== run A ==
## DWT
module DWT(clk, inp1,inp2,inp3,inp4,inp5,inp6,inp7,inp8, outp1,outp2,outp3,outp4,outp5,outp6,outp7,outp8,dwt_valid);
Size in the first run: about 1900 flip-flops, ~1000 I/O pins, ~83000 um2 of cells after synthesis.
Settings: LEC_CHECK=0, CAP_MARGIN=15, CORE_MARGIN=2, CORE_UTILIZATION=72, CTS_CLUSTER_DIAMETER=351, CTS_CLUSTER_SIZE=100, PLACE_DENSITY_LB_ADDON=0.01, SLEW_MARGIN=20, TNS_END_PERCENT=15; clock period 1.71 ns.
run.sh (not shown) runs the stock make flow with config.mk's settings and CLKGATE_MAP_FILE=.
Seen in the log of run A: DPL-0033 during clock tree synthesis, after which the run never completed.
Modified inputs, run B compared to run A
- changing CORE_UTILIZATION from 72 to 67
- changing CAP_MARGIN from 15 to 20
- removing TNS_END_PERCENT (formerly 15)
- removing CTS_CLUSTER_SIZE (formerly 100)
- removing CTS_CLUSTER_DIAMETER (formerly 351)
- removing PLACE_DENSITY_LB_ADDON (formerly 0.01)
- changing the clock period (ns, I/O delays scaled along) from 1.71 to 2.78
Findings:
Note that the core area recorded for run B amounts to 1.07 times the value seen in run A. Run B: no failed stages, no open violations at the end. Async set-or-reset flop fraction in the synthesized netlist essentially unchanged between run B and run A. For the effective utilization at floorplan, run B came in 4.7 points lower than run A did. Run B vs. run A: die outline width rose about 3.6%; post-placement worst setup slack rose 0.96 ns; placer congestion estimate fell about 5.6%; die height rose about 3.6%; yosys stat chip area about even. Going from run A to run B, the placed instance count was found to have gone down by 9.6%. Summary of run B over run A: die area rose by about 7%, total number of placement rows shows an increase of 4.
The following lists how run C was set up differently from run B:
- swapping 20 for 5 in SLEW_MARGIN
- putting SETUP_SLACK_MARGIN at 0.43 where nothing was set
- swapping 67 for 40 in CORE_UTILIZATION
- swapping 2.78 for 4.5 in the clock period (ns, I/O delays scaled along)
Findings:
The met3 track demand over resource in global routing number comes out higher for run B vs run C.
Diff run B -> run C: routed wire length on met2 fell 1100 um; sequential cell count about even.
Final critical-path setup slack in run C is 1.54 ns above run B.
Taking run B as the reference, in run C design area fell about 0.4%; leakage power figure fell about 2.5%; share of the clock period used by the worst path fell 32 points.
Logic depth of the worst setup path including buffers: run C vs run B down 8
On sum of met3 wire segment lengths after detailed routing, the higher figure sits with run B, not run C.
Against run B, routed wire length in run C fell by a little under 10%.
### run C -> run D
- SLEW_MARGIN: 5 -> 20
- CORE_UTILIZATION: 40 -> 70
- CTS_CLUSTER_SIZE: unset -> 37
- SETUP_SLACK_MARGIN: 0.43 -> 0.68
- the clock period (ns, I/O delays scaled along): 4.5 -> 2.29
No stage failed in run C, and the final checks on the layout all came back clean.
Run D: aborted in global routing (tool error)
Run D against run C: number of rows in the core area decreased 24%, cell area after synthesis essentially unchanged.
Run D against run C: die span in x fell 110 um; area of the chip lost 89000 um2.

========
== build 65 ==
DWT again, from the RTL that the note above started with.
Design DWT, start of the top module:
module DWT(clk, inp1,inp2,inp3,inp4,inp5,inp6,inp7,inp8, outp1,outp2,outp3,outp4,outp5,outp6,outp7,outp8,dwt_valid);
input clk;
input [63:0]inp1,inp2,inp3,inp4,inp5,inp6,inp7,inp8;
output [63:0] outp1,outp2,outp3,outp4,outp5,outp6,outp7,outp8;
output dwt_valid;
wire [63:0] inp_1d [7:0];
wire [63:0] out_1d [7:0];
wire dwt_valid1, dwt_valid2, dwt_valid3, dwt_valid4;
assign inp_1d [0] = inp1;
assign inp_1d [1] = inp2;
assign inp_1d [2] = inp3;
assign inp_1d [3] = inp4;
assign inp_1d [4] = inp5;
assign inp_1d [5] = inp6;
assign inp_1d [6] = inp7;
assign inp_1d [7] = inp8;
genvar j;
	generate 
		for(j=0;j<8;j=j+1) 
		begin : name
			wavelet_1d u0(clk,inp_1d[j],out_1d[j]);
		end
	endgenerate 
wavelet_2d x1 (clk, out_1d[0],out_1d[1],outp1,outp5,dwt_valid1);
wavelet_2d x2 (clk, out_1d[2],out_1d[3],outp2,outp6,dwt_valid2);
wavelet_2d x3 (clk, out_1d[4],out_1d[5],outp3,outp7,dwt_valid3);
wavelet_2d x4 (clk, out_1d[6],out_1d[7],outp4,outp8,dwt_valid4);
assign dwt_valid = dwt_valid1 && dwt_valid2 && dwt_valid3 && dwt_valid4;
endmodule
==> flow/config.mk <==
export PLATFORM = sky130hd
export DESIGN_NAME = DWT
export DESIGN_NICKNAME = DWT
export VERILOG_FILES = /design/flow/design.v
export SDC_FILE = /design/flow/constraint.sdc
export NUM_CORES = 4
export LEC_CHECK = 0
export CAP_MARGIN = 15
export CELL_PAD_IN_SITES_DETAIL_PLACEMENT = 1
export CORE_MARGIN = 2
export CORE_UTILIZATION = 26
export GPL_ROUTABILITY_DRIVEN = 1
export MAX_ROUTING_LAYER = met5
export PLACE_DENSITY_LB_ADDON = 0.29
export SETUP_SLACK_MARGIN = -0.11
export SLEW_MARGIN = 20
==> flow/constraint.sdc <==
create_clock -name core_clock -period 2.03 [get_ports {clk}]
set_input_delay 0.4060 -clock core_clock [delete_from_list [all_inputs] [get_ports {clk}]]
set_output_delay 0.4060 -clock core_clock [all_outputs]
set_load 0.01 [all_outputs]
The layout from build 65, despite a flow that completed every stage, fails the layout checks, with the failing checks listed as setup timing.
[inputs] build 73 vs build 65
- CORE_UTILIZATION now 70, was 26
- GPL_ROUTABILITY_DRIVEN no longer set, was 1
- CELL_PAD_IN_SITES_DETAIL_PLACEMENT no longer set, was 1
- CAP_MARGIN now 20, was 15
- SETUP_SLACK_MARGIN now 0.68, was -0.11
- PLACE_DENSITY_LB_ADDON no longer set, was 0.29
- CTS_CLUSTER_SIZE now 36, previously not set
- MAX_ROUTING_LAYER no longer set, was met5
- the clock period (ns, I/O delays scaled along) now 2.29, was 2.03
--- outcome ---
- What ended build 73 was a tool error in global routing; the run never finished.
- HPWL after detailed placement (lower): build 73
- As far as xor/xnor cell area share of the yosys netlist goes, build 65 and build 73 are indistinguishable; the numbers are identical.
- Number of gates resized after CTS: build 65 and build 73 compared, lower one is build 65
Changes in build 49 relative to build 73:
- SETUP_SLACK_MARGIN no longer set, was 0.68
- CORE_UTILIZATION now 40, was 70
- CTS_CLUSTER_SIZE no longer set, was 36
- the clock period (ns, I/O delays scaled along) now 4.5, was 2.29
--- outcome ---
Build 49 finished every step from synthesis to the final layout, and the layout passed the timing, design-rule and antenna checks.
Summary of build 49 over build 73: placement-stage worst setup slack moved up; final RePlAce weighted congestion now smaller.
Cell count after placement grows by a few percent when moving from build 73 to build 49.
Compared with build 73, build 49 shows a core outline area that is 74% higher.
Core utilization before placement, build 73 and build 49, higher one = build 73.
Taking build 73 as the reference, in build 49 total die area climbed about 70%, post-CTS setup buffer count dropped 41, synthesized cell count barely changed.
> inputs changed (build 49 -> build 86)
- CORE_UTILIZATION: 40 -> 63
- PLACE_DENSITY: unset -> 0.57
- SLEW_MARGIN: 20 -> 10
- the clock period (ns, I/O delays scaled along): 4.5 -> 1.54
Pre-placement core utilization | build 86 above build 49
Build 49 -> build 86: count of distinct cell types in the synthesized netlist delta 0, exact match
For build 86, the flow was terminated by a tool error in global routing and produced no final design.
Die area | build 86 < build 49
No activity file was given, so power comes from the tool's default toggle rates.
